## south
## sd_card_top
module sd_card_top
#(
	parameter  SPI_LOW_SPEED_DIV = 248,          
	parameter  SPI_HIGH_SPEED_DIV = 0            
)
(
	input            clk,
	input            rst,
	output           SD_nCS,                     
	output           SD_DCLK,                    
	output           SD_MOSI,                    
	input            SD_MISO,                    
	output           sd_init_done,               
	input            sd_sec_read,                
	input[31:0]      sd_sec_read_addr,           
	output[7:0]      sd_sec_read_data,           
	output           sd_sec_read_data_valid,     
	output           sd_sec_read_end,            
	input            sd_sec_write,               
	input[31:0]      sd_sec_write_addr,          
	input[7:0]       sd_sec_write_data,          
	output           sd_sec_write_data_req,      
	output           sd_sec_write_end            
);
==> flow/config.mk <==
export PLATFORM = sky130hd
export DESIGN_NAME = sd_card_top
export DESIGN_NICKNAME = sd_card_top
export VERILOG_FILES = /design/flow/design.v
export SDC_FILE = /design/flow/constraint.sdc
export NUM_CORES = 4
export LEC_CHECK = 0
export ABC_AREA = 0
export CAP_MARGIN = 20
export CELL_PAD_IN_SITES_GLOBAL_PLACEMENT = 1
export CORE_ASPECT_RATIO = 1.35
export CORE_MARGIN = 2
export CORE_UTILIZATION = 61
export CTS_CLUSTER_SIZE = 14
export SETUP_SLACK_MARGIN = -0.19
export SLEW_MARGIN = 30
export TNS_END_PERCENT = 95
==> flow/constraint.sdc <==
create_clock -name core_clock -period 1.99 [get_ports {clk}]
set_input_delay 0.3980 -clock core_clock [delete_from_list [all_inputs] [get_ports {clk}]]
set_output_delay 0.3980 -clock core_clock [all_outputs]
set_load 0.01 [all_outputs]
run.sh (not shown) runs the stock make flow with config.mk's settings and CLKGATE_MAP_FILE=.
Nothing crashed in south and all stages finished; the problem is that the final layout failed, the offending checks being negative setup slack.
#### Input delta (middle over south)
--- a/flow/config.mk
+++ b/flow/config.mk
@@ -13,5 +13,5 @@
 export CORE_UTILIZATION = 61
 export CTS_CLUSTER_SIZE = 14
-export SETUP_SLACK_MARGIN = -0.19
+export SETUP_SLACK_MARGIN = 0.61
 export SLEW_MARGIN = 30
-export TNS_END_PERCENT = 95
+export TNS_END_PERCENT = 25
==> flow/constraint.sdc <==
create_clock -name core_clock -period 3.16 [get_ports {clk}]
set_input_delay 0.6320 -clock core_clock [delete_from_list [all_inputs] [get_ports {clk}]]
set_output_delay 0.6320 -clock core_clock [all_outputs]
set_load 0.01 [all_outputs]
Notes after the runs:
middle ran to completion and came out clean on the timing, design-rule and antenna checks. Maximum resistive drop on vdd (higher): south. Relative to south, final-layout clock buffer total decreased by 3.1% in middle. Growth of design area from synthesis to finish delta for middle relative to south: 11 points lower. Compared with south, middle has extra setup slack. Measured against each other, middle and south differ in utilization, the higher figure coming from south.

* * *

== run A ==
Starting RTL as in the previous note.
clock: 5.0 ns
lec_check: 0
abc_area: 0
cap_margin: 20
core_aspect_ratio: 0.78
core_margin: 5
core_utilization: 63
cts_cluster_size: 25
gpl_timing_driven: 1
max_routing_layer: met4
slew_margin: 20
Run A: all stages complete, timing, DRC and antenna checks passed
For run B, these inputs were changed with respect to run A:
- CORE_UTILIZATION changed from 63 to 40
- CORE_ASPECT_RATIO removed (was 0.78)
- GPL_TIMING_DRIVEN removed (was 1)
- CORE_MARGIN changed from 5 to 2
- ABC_AREA removed (was 0)
- CTS_CLUSTER_SIZE removed (was 25)
- MAX_ROUTING_LAYER removed (was met4)
- the clock period (ns, I/O delays scaled along) changed from 5.0 to 3.58
==> results <==
On complex-gate fraction of the synthesized area, run B and run A are basically level.
[compare] base=run A new=run B: critical path depth now sits higher, sequential share of layout area decreased by 1.7 points relative to the old numbers, instance area after placement increased about 1.8%, register-to-register path setup slack decreased by 1.13 ns relative to the old numbers.
Run B reached the final stage; the timing, design-rule and antenna checks on its layout passed.
Run A closes out successfully: all stages finished, all timing, DRC and antenna checks passed.
Between run A and run B, the hold slack does not differ in any meaningful way.
Relative to run B, the following input files were edited for run C:
- CORE_UTILIZATION: 40 -> 69
- SETUP_SLACK_MARGIN: unset -> 0.14
- ABC_AREA: unset -> 1
- PLACE_DENSITY: unset -> 0.39
- the clock period (ns, I/O delays scaled along): 3.58 -> 1.99
Results
- Compared with run B, the detailed router inserted more vias in run C.
- Final cell area: run C above run B
- The faster design of the two is run C; run B tops out lower.
- Row final routed wire length divided by cell count: run C higher / run B lower
- Against run B, run C reports a share of the core filled with cells in the final layout that is higher.
- Number of ordinary and repair buffers in the finished layout (lower): run B
- Setup-violating endpoint count in the final report: run C vs run B up 25
- sky130_fd_sc_hd__nor3b_1 as the slowest cell on the critical path was reported by run B, and sky130_fd_sc_hd__dfrtp_1 by run C.
- On worst setup slack, run C does worse than run B.
- | run C | all stages done | FAIL | negative setup slack |
- In run C relative to run B, internal power had gone up by more than half.
- Combinational share of power: lower on run B
- When run C is measured against run B, its overall track demand over capacity in global routing turns out 19 points higher.
- Run comparison: run C worst setup path startpoint sd_card_cmd_m0.byte_cnt[11]; run B worst setup path startpoint sd_card_cmd_m0.byte_cnt[1]
> inputs changed (run C -> run D)
- a deleted SETUP_SLACK_MARGIN that had been 0.14
- a deleted PLACE_DENSITY that had been 0.39
- a change of CORE_UTILIZATION from 69 to 16
- a deleted ABC_AREA that had been 1
- a change of the clock period (ns, I/O delays scaled along) from 1.99 to 5.65
--- outcome ---
- Looking at the reports, run D completed the entire flow and the layout it produced met the timing, design-rule and antenna checks.
- Synthesized cell count of run D falls short of that of run C by more than 10%.
- Via count was lower in run D than in run C.
- [run D] hold slack rose 0.21 ns relative to run C
- Net count reported at finish: run D vs run C down 274
- Note that the wire length of the first global-routing pass recorded for run D amounts to 0.949 times the value seen in run C.
Relative to run D, the following input files were edited for run E:
- changing CORE_UTILIZATION from 16 to 48
- changing the clock period (ns, I/O delays scaled along) from 5.65 to 3.58
==> results <==
- Looking at layer with the highest usage after global routing, the met2 result is from run D; the met1 one comes from run E.
- The final reports for run E and run D show largest incremental delay on the critical path lower in the former.
- met1 usage in run E is 24 points higher than in run D
- The run with more setup slack is run D; run E has less.
- Run E: PASS, flow complete, no timing, DRC or antenna violations
- As far as clock buffer and inverter area fraction after layout is concerned, run D and run E perform about the same.
- Relative to run D, the number of buffers outside the clock class in the layout of run E is higher by 13.
- Peak ir drop on the vdd network (run D / run E): 0.69
- Of run E and run D, it is run E that has the higher relative slew slack.
- Taking run D over run E, the total net switching power ratio works out to 0.66.
- Clock skew on run E is ahead of run D.
Power and IR drop assume default switching activity.
